Setup of alpha:
==> flow/design.v (excerpt) <==
module TOP_BRIDGE(
   input Hclk, Hresetn,
                     input [1:0]       Htrans,
                     input [31:0]       Haddr,
                     input [31:0]       Hwdata,
                     input [1:0]       Hburst,
                     input             Hwrite,
                     input             Hsel,
                     input             Pready,
                     input [31:0]      Prdata,
                     output Psel,
                     output [31:0] Paddr,
                     output [31:0] Pdata,
                     output [31:0] rdata_temp,
                     output Pwrite,
                     output Penable
    );
make LEC_CHECK=0 CAP_MARGIN=20 CORE_MARGIN=2 CORE_UTILIZATION=70 PLACE_DENSITY=0.6 SETUP_SLACK_MARGIN=0.37 SLEW_MARGIN=20 TNS_END_PERCENT=5 finish   # period 2.57 ns
run.sh (not shown) runs the stock make flow with config.mk's settings and CLKGATE_MAP_FILE=.
Nothing crashed in alpha and all stages finished; the problem is that the final layout failed, the offending checks being negative setup slack.
[inputs] beta vs alpha
Settings: GPL_TIMING_DRIVEN now 1, previously not set; ABC_AREA now 0, previously not set; CTS_CLUSTER_DIAMETER now 370, previously not set; SETUP_SLACK_MARGIN no longer set, was 0.37; CTS_CLUSTER_SIZE now 20, previously not set; PLACE_DENSITY no longer set, was 0.6; TNS_END_PERCENT no longer set, was 5; the clock period (ns, I/O delays scaled along) now 2.85, was 2.57.
--- outcome ---
Completing all stages was not enough for alpha: its layout failed the final checks because of negative setup slack.
Every stage of beta finished as expected; the final checks, on the other hand, flagged negative setup slack, which means the layout fails.
beta: length of routed wiring on met1 is about 8% lower than what alpha reported.
NOTE: estimated wirelength of the detail-placed design in beta falls short of that of alpha
Cmp beta and alpha / post-route clock period utilization / lower: beta
[diff] worst-case register-to-register setup slack, beta relative to alpha: improvement
alpha -> beta: wire length decreased by more than 10%
diff inputs: beta => gamma
Settings: CTS_CLUSTER_DIAMETER: 370 -> unset; GPL_TIMING_DRIVEN: 1 -> unset; CORE_UTILIZATION: 70 -> 40; ABC_AREA: 0 -> unset; CTS_CLUSTER_SIZE: 20 -> unset; PLACE_DENSITY: unset -> 0.6; the clock period (ns, I/O delays scaled along): 2.85 -> 4.61.
Notes after the runs:
- gamma: PASS, flow complete, no timing, DRC or antenna violations
- In the metrics for beta and gamma, the one carrying the lower sequential share of layout area is gamma.
- gamma against beta: non-clock buffer instance count of the final layout fell by 77, final instance area increased by about 3% relative to the old numbers, share of total power in the clock network saw an increase, clock distribution area overhead in the final layout went up, number of cell instances on the worst register-to-register path fell 2.
[inputs] delta vs gamma
Settings: PLACE_DENSITY removed (was 0.6); CTS_CLUSTER_DIAMETER newly set to 363; ABC_AREA newly set to 0; GPL_TIMING_DRIVEN newly set to 1; CORE_UTILIZATION changed from 40 to 70; PLACE_DENSITY_LB_ADDON newly set to 0.06; the clock period (ns, I/O delays scaled along) changed from 4.61 to 2.88.
- Cell type of the slowest stage on the worst timing path = clkdlybuf4s50_1: gamma; cell type of the slowest stage on the worst timing path = o31a_1: delta
- Complete run, failing final checks: delta, reason negative setup slack.
- Changes observed in delta relative to gamma: non-clock buffer count now sits higher; largest stage delay on the critical path dropped 0.20 ns; sequential share of layout area lower; number of pins with negative max-slew slack in the final report neither gained nor lost much.

TOP_BRIDGE again, from the RTL that the note above started with.
==> flow/design.v (excerpt) <==
module TOP_BRIDGE(
   input Hclk, Hresetn,
                     input [1:0]       Htrans,
                     input [31:0]       Haddr,
                     input [31:0]       Hwdata,
                     input [1:0]       Hburst,
                     input             Hwrite,
                     input             Hsel,
                     input             Pready,
                     input [31:0]      Prdata,
                     output Psel,
                     output [31:0] Paddr,
                     output [31:0] Pdata,
                     output [31:0] rdata_temp,
                     output Pwrite,
                     output Penable
    );
make LEC_CHECK=0 CAP_MARGIN=30 CORE_MARGIN=2 CORE_UTILIZATION=72 CTS_CLUSTER_SIZE=38 PLACE_DENSITY=0.64 SETUP_SLACK_MARGIN=-0.22 SLEW_MARGIN=20 TNS_END_PERCENT=5 finish   # period 3.0 ns
The baseline finished with setup timing left.
==> next run, changes <==
==> flow/config.mk (replaced) <==
export PLATFORM = sky130hd
export DESIGN_NAME = TOP_BRIDGE
export DESIGN_NICKNAME = TOP_BRIDGE
export VERILOG_FILES = /design/flow/design.v
export SDC_FILE = /design/flow/constraint.sdc
export NUM_CORES = 4
export LEC_CHECK = 0
export CAP_MARGIN = 20
export CORE_MARGIN = 2
export CORE_UTILIZATION = 40
export PLACE_DENSITY = 0.6
export SETUP_SLACK_MARGIN = 1.07
export SLEW_MARGIN = 20
==> flow/constraint.sdc (replaced) <==
create_clock -name core_clock -period 4.61 [get_ports {Hclk}]
set_input_delay 0.9220 -clock core_clock [delete_from_list [all_inputs] [get_ports {Hclk}]]
set_output_delay 0.9220 -clock core_clock [all_outputs]
set_load 0.01 [all_outputs]
Now the flow completed without violations.
Count of clock-buffer cells in the layout went up by 31.
Setup slack improved by 1.5 ns.
Power went down by a quarter to a third.
Routed wire length went down by roughly a tenth.
Design area went up slightly.
Sequential power went down by a quarter to a third.
Die size went up by well over a third.
==> next run, changes <==
--- a/flow/config.mk
+++ b/flow/config.mk
@@ -9,5 +9,7 @@
 export CORE_MARGIN = 2
-export CORE_UTILIZATION = 40
-export PLACE_DENSITY = 0.6
-export SETUP_SLACK_MARGIN = 1.07
+export CORE_UTILIZATION = 72
+export CTS_CLUSTER_SIZE = 39
+export HOLD_SLACK_MARGIN = 0.25
+export PLACE_DENSITY = 0.35
+export SETUP_SLACK_MARGIN = -0.29
 export SLEW_MARGIN = 20
==> flow/constraint.sdc (replaced) <==
create_clock -name core_clock -period 2.9 [get_ports {Hclk}]
set_input_delay 0.5800 -clock core_clock [delete_from_list [all_inputs] [get_ports {Hclk}]]
set_output_delay 0.5800 -clock core_clock [all_outputs]
set_load 0.01 [all_outputs]
Outcome: With this change the flow finished with setup timing left. Core utilization went up by 38 points. Clock skew goes up by 0.018 ns. Synthesized cell count stays the same. Total power went up by 61%. Clock power rises by 63%. Final area stays flat.
==> next run, changes <==
--- a/flow/config.mk
+++ b/flow/config.mk
@@ -9,7 +9,4 @@
 export CORE_MARGIN = 2
-export CORE_UTILIZATION = 72
-export CTS_CLUSTER_SIZE = 39
-export HOLD_SLACK_MARGIN = 0.25
-export PLACE_DENSITY = 0.35
-export SETUP_SLACK_MARGIN = -0.29
+export CORE_UTILIZATION = 52
+export PLACE_DENSITY = 0.6
 export SLEW_MARGIN = 20
==> flow/constraint.sdc (replaced) <==
create_clock -name core_clock -period 4.61 [get_ports {Hclk}]
set_input_delay 0.9220 -clock core_clock [delete_from_list [all_inputs] [get_ports {Hclk}]]
set_output_delay 0.9220 -clock core_clock [all_outputs]
set_load 0.01 [all_outputs]
After rerunning: Now the flow ran to the end with no violations; global-route usage came out lower by 16 points; power is lower by 38%; register-to-register slack improves by 1.5 ns; wire length shrinks by 16%; critical path depth came out higher by 2; combinational power is lower by 50%; clock power decreases by 40%; via count shrinks by 12%; final cell count grows by 6.5%.
==> next run, changes <==
--- a/flow/config.mk
+++ b/flow/config.mk
@@ -7,5 +7,7 @@
 export LEC_CHECK = 0
+export ABC_AREA = 1
 export CAP_MARGIN = 20
 export CORE_MARGIN = 2
-export CORE_UTILIZATION = 52
+export CORE_UTILIZATION = 72
+export CTS_CLUSTER_DIAMETER = 400
 export PLACE_DENSITY = 0.6
==> flow/constraint.sdc (replaced) <==
create_clock -name core_clock -period 2.85 [get_ports {Hclk}]
set_input_delay 0.5700 -clock core_clock [delete_from_list [all_inputs] [get_ports {Hclk}]]
set_output_delay 0.5700 -clock core_clock [all_outputs]
set_load 0.01 [all_outputs]
=>
- This time the run finished but failed the layout checks on setup timing
- critical path depth rises by 5
- wire length climbs by about a fifth
- utilization increases by 25 points
- hold slack got worse by 0.22 ns

## v22
TOP_BRIDGE again, from the RTL that the note above started with.
// TOP_BRIDGE
module TOP_BRIDGE(
   input Hclk, Hresetn,
                     input [1:0]       Htrans,
                     input [31:0]       Haddr,
                     input [31:0]       Hwdata,
                     input [1:0]       Hburst,
                     input             Hwrite,
                     input             Hsel,
                     input             Pready,
                     input [31:0]      Prdata,
                     output Psel,
                     output [31:0] Paddr,
                     output [31:0] Pdata,
                     output [31:0] rdata_temp,
                     output Pwrite,
                     output Penable
    );
                    wire [31:0]  Haddr_temp;
                    wire [31:0]  Hwdata_temp;
                    wire         valid;
                    wire         Hwrite_temp;
                    wire [31:0]  data_temp;
                    wire [32:0]  addr_temp;
                    wire         transfer;
                    wire         full;
                    wire         Hready;
                    assign Hready = !full;
                    AHB_MASTER AS (
                      .Hclk(Hclk),
                      .Hresetn(Hresetn),
                      .Htrans(Htrans),
                      .Haddr(Haddr),
                      .Hwdata(Hwdata),
                      .Hburst(Hburst),
                      .Hwrite(Hwrite), 
                      .Hsel(Hsel), 
                      .Hready(Hready),
                      .Haddr_temp(Haddr_temp),
                      .Hwdata_temp(Hwdata_temp),
                      .valid(valid),
                      .Hwrite_temp(Hwrite_temp)
                    );  
                    FIFO_CONTROL FC (
                      .Hclk(Hclk), 
                      .Hresetn(Hresetn),
                      .Haddr_temp(Haddr_temp),
                      .Hwdata_temp(Hwdata_temp),
                      .valid(valid),
                      .Hwrite_temp(Hwrite_temp),
                      .Pready(Pready),
                     .data_temp(data_temp),
  ...
clock: 5.0 ns
lec_check: 0
abc_area: 1
cap_margin: 20
cell_pad_in_sites_global_placement: 3
core_aspect_ratio: 1.02
core_margin: 4
core_utilization: 68
cts_cluster_diameter: 85
gpl_routability_driven: 0
hold_slack_margin: -0.1
min_routing_layer: met2
place_density_lb_addon: 0.29
setup_slack_margin: 0.17
slew_margin: 15
v22 never completed; the flow aborted with a tool error in 3_1_place_gp_skip_io.
Here is what was changed in the inputs of v59 compared with v22.
- PLACE_DENSITY_LB_ADDON now 0.04, was 0.29
- CELL_PAD_IN_SITES_GLOBAL_PLACEMENT no longer set, was 3
- CORE_UTILIZATION now 40, was 68
- GPL_ROUTABILITY_DRIVEN no longer set, was 0
- MIN_ROUTING_LAYER no longer set, was met2
- SLEW_MARGIN now 25, was 15
- CORE_MARGIN now 8, was 4
- CTS_CLUSTER_DIAMETER no longer set, was 85
- CORE_ASPECT_RATIO no longer set, was 1.02
- SETUP_SLACK_MARGIN no longer set, was 0.17
- CELL_PAD_IN_SITES_DETAIL_PLACEMENT now 1, previously not set
- HOLD_SLACK_MARGIN no longer set, was -0.1
- the clock period (ns, I/O delays scaled along) now 3.1, was 5.0
Findings:
For v22, the flow was terminated by a tool error in 3_1_place_gp_skip_io and produced no final design.
[flow] v59 | stages: complete | final checks: fail | reason: setup timing
From v59 to v22, fraction of the mapped netlist area in compound gates did not move at all.
Delta (v59 minus v22): starting utilization of the core area shrank by 29 points, die area grew by about 75%, core outline area grew by 71%, width of the chip grew by about 34%.
diff inputs: v59 => v52
- PLACE_DENSITY_LB_ADDON: 0.04 -> unset
- PLACE_DENSITY: unset -> 0.6
- CORE_MARGIN: 8 -> 2
- SLEW_MARGIN: 25 -> 20
- CELL_PAD_IN_SITES_DETAIL_PLACEMENT: 1 -> unset
- ABC_AREA: 1 -> unset
- the clock period (ns, I/O delays scaled along): 3.1 -> 3.51
--- outcome ---
Relative to v59, the post-synthesis simple-gate area fraction of v52 is lower by 3.7 points. Delta(worst hold slack, v52 - v59) > 0. Compared with v59, v52 improves total wirelength of the detailed-routed design. v52 went all the way through the flow, and no timing, DRC or antenna check failed. v52 vs. v59: site row count went down by 2; internal power consumption went down by 0.0032 W; detailed router's first-iteration violation count went down by 19%; growth of design area from synthesis to finish went down by 0.72 points.
Inputs modified between v52 and v26:
- changing CORE_UTILIZATION from 40 to 66
- changing the clock period (ns, I/O delays scaled along) from 3.51 to 6.22
==> comparison <==
Changes observed in v26 relative to v52: cell depth of the worst setup path -1, via count of the first global-routing pass higher, arrival time at the worst endpoint higher. Relative to v52, number of antenna violations at the first check in global routing decreased by 2 in v26. Looking at worst slack on hold paths across both flows, v26 is the stronger of the two, with v52 trailing. met1 usage in global routing in v26 is 14 points higher than in v52. Summary: peak supply drop, v26 better than v52. Comparing the two runs side by side, v26 comes out ahead of v52 on total power after layout. v52 → v26: number of cells on the worst reg-to-reg path +1, non-clock buffer share of cell area -2.7 points.

Setup of north:
TOP_BRIDGE again, from the RTL that the note above started with.
## TOP_BRIDGE
module TOP_BRIDGE(
   input Hclk, Hresetn,
                     input [1:0]       Htrans,
                     input [31:0]       Haddr,
                     input [31:0]       Hwdata,
                     input [1:0]       Hburst,
                     input             Hwrite,
                     input             Hsel,
                     input             Pready,
                     input [31:0]      Prdata,
                     output Psel,
                     output [31:0] Paddr,
                     output [31:0] Pdata,
                     output [31:0] rdata_temp,
                     output Pwrite,
                     output Penable
    );
Settings: LEC_CHECK=0, CAP_MARGIN=30, CORE_MARGIN=2, CORE_UTILIZATION=70, CTS_CLUSTER_SIZE=38, PLACE_DENSITY=0.64, SETUP_SLACK_MARGIN=0.37, SLEW_MARGIN=20, TNS_END_PERCENT=5; clock period 2.57 ns.
north: all stages done; final checks FAILED (negative setup slack).
Setup changes, north to south
- CORE_UTILIZATION: 70 -> 72
- SETUP_SLACK_MARGIN: 0.37 -> unset
- PLACE_DENSITY_LB_ADDON: unset -> 0.2
- TNS_END_PERCENT: 5 -> unset
- PLACE_DENSITY: 0.64 -> unset
- ABC_AREA: unset -> 1
- CTS_CLUSTER_SIZE: 38 -> 26
- CAP_MARGIN: 30 -> 20
- the clock period (ns, I/O delays scaled along): 2.57 -> 4.05
--- outcome ---
- In summary, south completed successfully, with a layout that passed the timing, design-rule and antenna checks.
- Compared with north, south shows a multi-input logic portion of the cell area that is 1.3 points lower.
- Cells: south has more instances than north
- When south is set beside north, its global-route wire length before repair turns out to be about 3.3% larger.
Inputs modified between south and east:
- PLACE_DENSITY_LB_ADDON: 0.2 -> unset
- SETUP_SLACK_MARGIN: unset -> -0.27
- CORE_UTILIZATION: 72 -> 71
- GPL_TIMING_DRIVEN: unset -> 1
- CTS_CLUSTER_SIZE: 26 -> unset
- CTS_CLUSTER_DIAMETER: unset -> 155
- the clock period (ns, I/O delays scaled along): 4.05 -> 2.75
==> results <==
Across south and east, a clean result was obtained everywhere but in east. east: complete, dirty (negative setup slack). Setup slack came out lower on east than on south. Flip-flop and latch share of the layout cell area: south and east compared, higher one is south. Worst path required time in east vs south: down 1.31 ns. Going from south to east, post-route cell area grew by a few percent. east against south: multi-input gate count stayed essentially flat, core utilization went up 1.4 points.
diff inputs: east => west
- PLACE_DENSITY: unset -> 0.6
- CTS_CLUSTER_DIAMETER: 155 -> unset
- SETUP_SLACK_MARGIN: -0.27 -> 0.74
- CORE_UTILIZATION: 71 -> 61
- GPL_TIMING_DRIVEN: 1 -> unset
- ABC_AREA: 1 -> unset
- the clock period (ns, I/O delays scaled along): 2.75 -> 2.96
--- outcome ---
Each of west and east falls short of a clean finish.
Per the comparison of west with east, final area moved down, met2 demand-to-capacity share in global routing decreased by 9.6 points relative to the old numbers, setup slack lost 0.084 ns.
On sequential share of layout area, the higher figure sits with west, not east.
In the reports for west and east, the larger power share of the clock group belongs to west.
> inputs changed (west -> middle)
- a change of CORE_MARGIN from 2 to 8
- a deleted SETUP_SLACK_MARGIN that had been 0.74
- a change of CORE_UTILIZATION from 61 to 40
- an added CELL_PAD_IN_SITES_DETAIL_PLACEMENT of 1
- a change of the clock period (ns, I/O delays scaled along) from 2.96 to 3.1
[summary]
middle -> stages 100% | layout checks FAIL | negative setup slack
Between middle and west, die area is lower for west, middle comes in above that.
middle — cell area 0.39% higher, west as reference
Looking at middle and west, the mux contribution to synthesized area is a wash.
middle vs west, standard cell with the maximum stage delay on the critical path: or4_1 vs ha_1

## job 101
Starting RTL as in the previous note.
make LEC_CHECK=0 CAP_MARGIN=35 CORE_MARGIN=2 CORE_UTILIZATION=72 CTS_CLUSTER_SIZE=39 HOLD_SLACK_MARGIN=0.24 SETUP_SLACK_MARGIN=-0.29 SLEW_MARGIN=20 finish   # period 2.9 ns
Job 101 finished every stage; the final checks, however, were not passed, the failures being setup timing.
Changes in job 104 relative to job 101:
- clearing HOLD_SLACK_MARGIN, which used to be 0.24
- swapping 35 for 20 in CAP_MARGIN
==> comparison <==
What the final checks of job 104 revealed, after a flow that finished every stage, was a layout that fails on setup timing. On total power, job 101 and job 104 are neck and neck. Capture point of the worst path: AS.Haddr_temp[1] -> job 104, AS.Haddr_temp[15] -> job 101. As far as synthesis-to-layout area growth is concerned, job 101 and job 104 perform about the same. Job 104 supports a higher top clock frequency than job 101.
Power and IR drop assume default switching activity.
